==> run P: inputs <==
==> flow/design.v (excerpt) <==
module design_5 #(parameter width = 8, parameter cwidth =4)(
  input [width-1:0] OPA, OPB,
  input CLK, RST, CE, MODE, CIN,
  input [1:0] INP_VALID,
  input [cwidth-1:0] CMD,
  output reg [2*width:0] RES,
  output reg OFLOW,
  output reg COUT,
  output reg G,
  output reg L,
  output reg E,
  output reg ERR
);
clock: 5.61 ns
lec_check: 0
cap_margin: 20
cell_pad_in_sites_detail_placement: 0
core_margin: 2
core_utilization: 66
cts_cluster_diameter: 59
gpl_routability_driven: 1
gpl_timing_driven: 1
hold_slack_margin: -0.08
max_routing_layer: met5
setup_slack_margin: -0.34
slew_margin: 40
tns_end_percent: 5
run.sh (not shown) runs the stock make flow with config.mk's settings and CLKGATE_MAP_FILE=.
==> run M (differences from run P) <==
==> flow/config.mk (replaced) <==
export PLATFORM = sky130hd
export DESIGN_NAME = design_5
export DESIGN_NICKNAME = design_5
export VERILOG_FILES = /design/flow/design.v
export SDC_FILE = /design/flow/constraint.sdc
export NUM_CORES = 4
export LEC_CHECK = 0
export ABC_AREA = 0
export CAP_MARGIN = 20
export CORE_ASPECT_RATIO = 1.95
export CORE_MARGIN = 2
export CORE_UTILIZATION = 51
export CTS_CLUSTER_DIAMETER = 378
export CTS_CLUSTER_SIZE = 17
export SLEW_MARGIN = 20
export TNS_END_PERCENT = 5
==> flow/constraint.sdc (replaced) <==
create_clock -name core_clock -period 8.0 [get_ports {CLK}]
set_input_delay 1.6000 -clock core_clock [delete_from_list [all_inputs] [get_ports {CLK}]]
set_output_delay 1.6000 -clock core_clock [all_outputs]
set_load 0.01 [all_outputs]
==> run Z (differences from run P) <==
==> flow/config.mk (replaced) <==
export PLATFORM = sky130hd
export DESIGN_NAME = design_5
export DESIGN_NICKNAME = design_5
export VERILOG_FILES = /design/flow/design.v
export SDC_FILE = /design/flow/constraint.sdc
export NUM_CORES = 4
export LEC_CHECK = 0
export ABC_AREA = 1
export CAP_MARGIN = 20
export CORE_MARGIN = 2
export CORE_UTILIZATION = 72
export PLACE_DENSITY = 0.39
export SLEW_MARGIN = 20
==> flow/constraint.sdc (replaced) <==
create_clock -name core_clock -period 5.47 [get_ports {CLK}]
set_input_delay 1.0940 -clock core_clock [delete_from_list [all_inputs] [get_ports {CLK}]]
set_output_delay 1.0940 -clock core_clock [all_outputs]
set_load 0.01 [all_outputs]
==> impl_metrics.toml <==
# physical design summary
[status]
firstError = "[ERROR GRT-0232] Routing congestion too high. Check the congestion heatmap in the GUI."
stop_stage = "global routing"
status = "did not finish"

[clock_network]
cts_resized = 119

[synthesis]
synthAoiAreaFrac_pct = 13.0
synth-xor-area-share_pct = 0.870
synth_area_um2 = 11100
yosys_cells = 1790

[floorplan]
die_y_um = 128
-- figures above: run Z

==> impl_metrics.toml <==
# physical design summary
[sta]
setup_slack_ps = -351
finalSetupViolations = 12

[status]
checkFailReasons = "negative setup slack"
status = "finished with violations"

[synthesis]
synth_area_um2 = 11300
synth-xor-area-share_pct = 6.35
-- figures above: run P

==> impl_metrics.toml <==
# physical design summary
[status]
status = "no timing/DRC/antenna violations"

[synthesis]
synth-xor-area-share_pct = 6.35
yosys_cells = 1401
synthAoiAreaFrac_pct = 21.3
synth_area_um2 = 11300

[floorplan]
die_y_um = 212
-- figures above: run M


---

==> inputs of run B <==
design_5 again, from the RTL that the note above started with.
==> flow/config.mk <==
export PLATFORM = sky130hd
export DESIGN_NAME = design_5
export DESIGN_NICKNAME = design_5
export VERILOG_FILES = /design/flow/design.v
export SDC_FILE = /design/flow/constraint.sdc
export NUM_CORES = 4
export LEC_CHECK = 0
export ABC_AREA = 0
export CAP_MARGIN = 20
export CELL_PAD_IN_SITES_GLOBAL_PLACEMENT = 2
export CORE_ASPECT_RATIO = 0.5
export CORE_MARGIN = 2
export CORE_UTILIZATION = 40
export CTS_CLUSTER_DIAMETER = 378
export CTS_CLUSTER_SIZE = 17
export SLEW_MARGIN = 20
export TNS_END_PERCENT = 5
==> flow/constraint.sdc <==
create_clock -name core_clock -period 8.0 [get_ports {CLK}]
set_input_delay 1.6000 -clock core_clock [delete_from_list [all_inputs] [get_ports {CLK}]]
set_output_delay 1.6000 -clock core_clock [all_outputs]
set_load 0.01 [all_outputs]
==> run H: changes against run B <==
==> flow/config.mk (replaced) <==
export PLATFORM = sky130hd
export DESIGN_NAME = design_5
export DESIGN_NICKNAME = design_5
export VERILOG_FILES = /design/flow/design.v
export SDC_FILE = /design/flow/constraint.sdc
export NUM_CORES = 4
export LEC_CHECK = 0
export CAP_MARGIN = 15
export CELL_PAD_IN_SITES_GLOBAL_PLACEMENT = 3
export CORE_MARGIN = 2
export CORE_UTILIZATION = 17
export GPL_ROUTABILITY_DRIVEN = 0
export GPL_TIMING_DRIVEN = 0
export HOLD_SLACK_MARGIN = 0.16
export MIN_ROUTING_LAYER = met2
export SLEW_MARGIN = 20
export TNS_END_PERCENT = 40
==> run Y: changes against run B <==
==> flow/config.mk (replaced) <==
export PLATFORM = sky130hd
export DESIGN_NAME = design_5
export DESIGN_NICKNAME = design_5
export VERILOG_FILES = /design/flow/design.v
export SDC_FILE = /design/flow/constraint.sdc
export NUM_CORES = 4
export LEC_CHECK = 0
export CAP_MARGIN = 20
export CORE_MARGIN = 2
export CORE_UTILIZATION = 16
export SLEW_MARGIN = 20
==> flow/constraint.sdc (replaced) <==
create_clock -name core_clock -period 10.8 [get_ports {CLK}]
set_input_delay 2.1600 -clock core_clock [delete_from_list [all_inputs] [get_ports {CLK}]]
set_output_delay 2.1600 -clock core_clock [all_outputs]
set_load 0.01 [all_outputs]
==> notes <==
Run H completed without violations. Run B completed without violations. Run Y passed the timing, design-rule and antenna checks.
Worst setup slack, highest first: run Y, run B, run H.
First-iteration DRC count, highest first: run H, run Y, run B.
Critical path depth: run B < run Y < run H.
Clock skew: run B > run H > run Y.
In synthesized area, run Y and run H do not differ.
Routed wire length: run Y < run B < run H.
Power, lowest first: run Y, run B, run H.
Combinational power, highest first: run H, run B, run Y.

---

==> delta: inputs <==
==> flow/design.v <==
module design_5 #(parameter width = 8, parameter cwidth =4)(
  input [width-1:0] OPA, OPB,
  input CLK, RST, CE, MODE, CIN,
  input [1:0] INP_VALID,
  input [cwidth-1:0] CMD,
  output reg [2*width:0] RES,
  output reg OFLOW,
  output reg COUT,
  output reg G,
  output reg L,
  output reg E,
  output reg ERR
);
reg [2*width:0] temp;
reg [2*width:0] next_RES;
reg next_COUT, next_OFLOW, next_G, next_L, next_E, next_ERR;
localparam CMD_ADD = 4'b0000;
localparam CMD_SUB = 4'b0001;
localparam CMD_ADD_CIN = 4'b0010;
localparam CMD_SUB_CIN = 4'b0011;
localparam CMD_EGL = 4'b1000;
localparam CMD_INC_MUL = 4'b1001;
localparam CMD_SHIFT_MUL = 4'b1010;
localparam CMD_SI_UNSI_ADD = 4'b1011;
localparam CMD_SI_UNSI_SUB = 4'b1100;
localparam CMD_INC_A = 4'b0100;
localparam CMD_DEC_A = 4'b0101;
localparam CMD_INC_B = 4'b0110;
localparam CMD_DEC_B = 4'b0111;
localparam CMD_AND = 4'b0000;
localparam CMD_NAND = 4'b0001;
localparam CMD_OR = 4'b0010;
localparam CMD_NOR = 4'b0011;
localparam CMD_XOR = 4'b0100;
localparam CMD_XNOR = 4'b0101;
localparam CMD_ROL_A_B = 4'b1100;
localparam CMD_ROR_A_B = 4'b1101;
localparam CMD_NOT_A = 4'b0110;
localparam CMD_SHR1_A = 4'b1000;
localparam CMD_SHLI_A = 4'b1001;
localparam CMD_NOT_B = 4'b0111;
localparam CMD_SHR1_B = 4'b1010;
localparam CMD_SHL1_B = 4'b1011;
wire [2:0] amount;
assign amount = OPB[2:0];
always@(posedge CLK or posedge RST)
begin
    if(RST)begin
        next_RES <= 'b0;
        next_COUT <= 1'b0;
        next_OFLOW <= 1'b0;
        next_G <= 1'b0;
        next_E <= 1'b0;
        next_L <= 1'b0;
        next_ERR <= 1'b0;
    end
    else if(CE)
    begin
        if(INP_VALID == 2'b00)
        begin
            next_RES <= 'b0;
            next_COUT <= 1'b0;
            next_OFLOW <= 1'b0;
            next_G <= 1'b0;
            next_E <= 1'b0;
            next_L <= 1'b0;
            next_ERR <= 1'b0;
        end
        else if(INP_VALID ==2'b11)
        begin
            next_RES <= 'b0;
            next_COUT <= 1'b0;
            next_OFLOW <= 1'b0;
            next_G <= 1'b0;
            next_E <= 1'b0;
            next_L <= 1'b0;
            next_ERR <= 1'b0;
            if(MODE)begin
                case(CMD)
                    CMD_ADD:
                    begin
                        temp = OPA + OPB;
                        next_RES <= temp;
                        next_COUT <= temp[width];
                    end
                    CMD_SUB:
                    begin
                        next_OFLOW <= (OPA<OPB)?1'b1:1'b0;
                        next_RES <= OPA-OPB;
                    end
                    CMD_ADD_CIN:
                    begin
                        temp = OPA + OPB + CIN;
                        next_RES <= temp;
                        next_COUT <= temp[width];
                    end
                    CMD_SUB_CIN:
                    begin
                        next_OFLOW <= (OPA<OPB)?1'b1:1'b0;
                        next_RES <= OPA-OPB-CIN;
                    end
                    CMD_EGL:
                    begin
                        next_RES <= 'b0;
                        if(OPA==OPB)
                        begin
                            next_E <= 1'b1;
                            next_G <= 1'b0;
                            next_L <= 1'b0;
                        end
                        else if(OPA>OPB)
                        begin
                            next_E <= 1'b0;
                            next_G <= 1'b1;
                            next_L <= 1'b0;
                        end
                        else
                        begin
                            next_E <= 1'b0;
                            next_G <= 1'b0;
                            next_L <= 1'b1;
                        end
                    end
                    CMD_INC_MUL:
                    begin
                        temp = (OPA+1) * (OPB+1);
                        next_RES <= temp;
                        next_COUT <= temp[2*width];
                    end
                    CMD_SHIFT_MUL:
                    begin
                        temp =(OPA<<1)*OPB;
                        next_RES <= temp;
                        next_COUT <= temp[2*width];
                    end
                    CMD_SI_UNSI_ADD:
                    begin
                        temp = $signed(OPA) + $signed(OPB);
                        next_RES <= temp;
                        next_COUT <= temp[width];
                        next_OFLOW <= ((OPA[width-1] == OPB[width-1]) && (temp[width-1] != OPA[width-1])) ? 1'b1 : 1'b0;
                        if($signed(OPA)==$signed(OPB))
                        begin
                            next_E <= 1'b1;
                            next_G <= 1'b0;
                            next_L <= 1'b0;
                        end
                        else if($signed(OPA)>$signed(OPB))
                        begin
                            next_E <= 1'b0;
                            next_G <= 1'b1;
                            next_L <= 1'b0;
                        end
                        else
                        begin
                            next_E <= 1'b0;
                            next_G <= 1'b0;
                            next_L <= 1'b1;
                        end
                    end
                    CMD_SI_UNSI_SUB:
                    begin
                        temp = $signed(OPA) - $signed(OPB);
                        next_RES<= temp;
                        next_COUT <= temp[width];
                       next_OFLOW <= ((OPA[width-1] != OPB[width-1]) && (temp[width-1] != OPA[width-1])) ? 1'b1 : 1'b0;
                        if($signed(OPA) == $signed(OPB))
                        begin
                            next_E <= 1'b1;
                            next_G <= 1'b0;
                            next_L <= 1'b0;
                        end
                        else if($signed(OPA) > $signed(OPB))
                        begin
                            next_E <= 1'b0;
                            next_G <= 1'b1;
                            next_L <= 1'b0;
                        end
                        else
                        begin
                            next_E <= 1'b0;
                            next_G <= 1'b0;
                            next_L <= 1'b1;
                        end
                    end
                    default:
                    begin
                        next_RES <= 'b0;
                        next_COUT <= 1'b0;
                        next_OFLOW <= 1'b0;
                        next_G <= 1'b0;
                        next_E <= 1'b0;
                        next_L <= 1'b0;
                        next_ERR <= 1'b0;
                    end
                endcase
            end
            else begin
                case(CMD)
                    CMD_AND:next_RES <= {{width*2-(width-1){1'b0}},OPA&OPB};
                    CMD_NAND:next_RES <= {{width*2-(width-1){1'b0}},~(OPA&OPB)};
                    CMD_OR:next_RES <= {{width*2-(width-1){1'b0}},OPA|OPB};
                    CMD_NOR:next_RES <= {{width*2-(width-1){1'b0}},~(OPA|OPB)};
                    CMD_XOR:next_RES <= {{width*2-(width-1){1'b0}},OPA^OPB};
                    CMD_XNOR:next_RES <= {{width*2-(width-1){1'b0}},~(OPA^OPB)};
                    CMD_ROL_A_B:
                    begin
                        if (amount == 0)
                            next_RES <= {{width*2-(width-1){1'b0}}, OPA};
                        else
                            next_RES <= {{width*2-(width){1'b0}}, (OPA << amount) | (OPA >> (width - amount))};
                        next_ERR <= (width > 3 && |OPB[width-1:3]) ? 1'b1 : 1'b0;
                    end
                    CMD_ROR_A_B:
                    begin
                        if (amount == 0)
                            next_RES <= {{width*2-(width-1){1'b0}}, OPA};
                        else
                            next_RES <= {{width*2-(width-1){1'b0}}, (OPA >> amount) | (OPA << (width - amount))};
                        next_ERR <= (width > 3 && |OPB[width-1:3]) ? 1'b1 : 1'b0;
                    end
                    default:
                    begin
                        next_RES <='b0;
                        next_COUT <= 1'b0;
                        next_OFLOW <= 1'b0;
                        next_G <= 1'b0;
                        next_E <= 1'b0;
                        next_L <= 1'b0;
                        next_ERR <= 1'b0;
                    end
                endcase
            end
        end
        else if(INP_VALID == 2'b01)
        begin
            next_RES <=  'b0;
            next_COUT <= 1'b0;
            next_OFLOW <= 1'b0;
            next_G <= 1'b0;
            next_E <= 1'b0;
            next_L <= 1'b0;
            next_ERR <= 1'b0;
            if(MODE)begin
                case(CMD)
                    CMD_INC_A:next_RES <= OPA+1;
                    CMD_DEC_A:next_RES <= OPA-1;
                    default:
                    begin
                        next_RES <= 'b0;
                        next_COUT <= 1'b0;
                        next_OFLOW <= 1'b0;
                        next_G <= 1'b0;
                        next_E <= 1'b0;
                        next_L <= 1'b0;
                        next_ERR <= 1'b0;
                    end
                endcase
            end
            else begin
                case(CMD)
                    CMD_NOT_A:next_RES <= {{width*2-(width-1){1'b0}},~OPA};
                    CMD_SHR1_A:next_RES <= {{width*2-(width-1){1'b0}},OPA>>1};
                    CMD_SHLI_A:next_RES <= {{width*2-(width-1){1'b0}},OPA<<1};
                    default:
                    begin
                        next_RES <= 'b0;
                        next_COUT <= 1'b0;
                        next_OFLOW <= 1'b0;
                        next_G <= 1'b0;
                        next_E <= 1'b0;
                        next_L <= 1'b0;
                        next_ERR <= 1'b0;
                    end
                endcase
            end
        end
        else if(INP_VALID == 2'b10)
            begin
                next_RES <= 'b0;
                next_COUT <= 1'b0;
                next_OFLOW <= 1'b0;
                next_G <= 1'b0;
                next_E <= 1'b0;
                next_L <= 1'b0;
                next_ERR <= 1'b0;
                if(MODE) begin
                    case(CMD)
                        CMD_INC_B: next_RES <= OPB + 1;
                        CMD_DEC_B: next_RES <= OPB - 1;
                        default:
                        begin
                            next_RES <= 'b0;
                            next_COUT <= 1'b0;
                            next_OFLOW <= 1'b0;
                            next_G <= 1'b0;
                            next_E <= 1'b0;
                            next_L <= 1'b0;
                            next_ERR <= 1'b0;
                        end
                    endcase
                end
                else begin
                    case(CMD)
                        CMD_NOT_B:next_RES <= {{width*2-(width-1){1'b0}},~OPB};
                        CMD_SHR1_B:next_RES <= {{width*2-(width-1){1'b0}},OPB>>1};
                        CMD_SHL1_B:next_RES <= {{width*2-(width-1){1'b0}},OPB<<1};
                        default:
                        begin
                            next_RES <= 'b0;
                            next_COUT <= 1'b0;
                            next_OFLOW <= 1'b0;
                            next_G <= 1'b0;
                            next_E <= 1'b0;
                            next_L <= 1'b0;
                            next_ERR <= 1'b0;
                        end
                    endcase
                end
        end
    end
end
always @(posedge CLK or posedge RST) begin
    if(RST) begin
        RES <= 'b0;
        COUT <= 1'b0;
        OFLOW <= 1'b0;
        G <= 1'b0;
        E <= 1'b0;
        L <= 1'b0;
        ERR <= 1'b0;
    end else if (CE) begin
        RES <= next_RES;
        COUT <= next_COUT;
        OFLOW <= next_OFLOW;
        G <= next_G;
        L <= next_L;
        E <= next_E;
        ERR <= next_ERR;
    end
end
endmodule
==> flow/run.sh <==
#!/bin/bash
# the make line also repeats each setting of config.mk as NAME=value (left out here)
make -C /OpenROAD-flow-scripts/flow DESIGN_CONFIG=/design/flow/config.mk WORK_HOME=/design/flow/orfs CLKGATE_MAP_FILE= finish
==> flow/config.mk <==
export PLATFORM = sky130hd
export DESIGN_NAME = design_5
export DESIGN_NICKNAME = design_5
export VERILOG_FILES = /design/flow/design.v
export SDC_FILE = /design/flow/constraint.sdc
export NUM_CORES = 4
export LEC_CHECK = 0
export ABC_AREA = 1
export CAP_MARGIN = 0
export CORE_MARGIN = 2
export CORE_UTILIZATION = 72
export CTS_CLUSTER_SIZE = 10
export PLACE_DENSITY = 0.39
export SLEW_MARGIN = 20
==> flow/constraint.sdc <==
create_clock -name core_clock -period 5.47 [get_ports {CLK}]
set_input_delay 1.0940 -clock core_clock [delete_from_list [all_inputs] [get_ports {CLK}]]
set_output_delay 1.0940 -clock core_clock [all_outputs]
set_load 0.01 [all_outputs]
==> cedar: changes against delta <==
Settings changed: ABC_AREA 1 to default, CAP_MARGIN 0 to 20, CORE_UTILIZATION 72 to 59, CTS_CLUSTER_SIZE 10 to default, PLACE_DENSITY 0.39 to default.
==> flow/constraint.sdc (replaced) <==
create_clock -name core_clock -period 4.2 [get_ports {CLK}]
set_input_delay 0.8400 -clock core_clock [delete_from_list [all_inputs] [get_ports {CLK}]]
set_output_delay 0.8400 -clock core_clock [all_outputs]
set_load 0.01 [all_outputs]
==> harbor: changes against delta <==
Settings changed: ABC_AREA 1 to default, CAP_MARGIN 0 to 20, CORE_UTILIZATION 72 to 66, CTS_CLUSTER_SIZE 10 to default, HOLD_SLACK_MARGIN from default to -0.09, PLACE_DENSITY 0.39 to default.
==> flow/constraint.sdc (replaced) <==
create_clock -name core_clock -period 5.97 [get_ports {CLK}]
set_input_delay 1.1940 -clock core_clock [delete_from_list [all_inputs] [get_ports {CLK}]]
set_output_delay 1.1940 -clock core_clock [all_outputs]
set_load 0.01 [all_outputs]
==> deck_impl_summary.md <==
Key Metrics from the Run

Outcome
  – SO Viols: capacitance limit, slew limit, setup timing
  – Outcome: finished with violations

Final timing
  – Final WS setup: -0.216 ns
  – # setup viols final: 7
  – Max-slew violations: 5

Job
  – Number of max-cap violations: 1
That was harbor.
==> deck_impl_summary.md <==
Physical Implementation Snapshot

Clock network
  – Post_cts resized: 119

Outcome
  – First Err: [ERROR GRT-0232] Routing congestion too high. Check the congestion heatmap in the GUI.
  – Last stage reached: 5_1_grt
  – Outcome: aborted with a tool error

Logic synthesis
  – Mux area share: 0%
  – Synthesized chip area reported by yosys: 11,100 um2
That was delta.
==> deck_impl_summary.md <==
Key Metrics from the Run

Power
  – Clk pwr share: 7.0%

Final timing
  – # setup viols final: 15
  – Final WS setup: -1.53 ns

Clock network
  – Root buffer selected by CTS: clkbuf_16

Job
  – Number of max-cap violations: 0

Outcome
  – Outcome: finished with violations
  – SO Viols: setup timing

Logic synthesis
  – Mux area share: 5.41%
That was cedar.
Power is estimated from default activity; no workload was simulated.
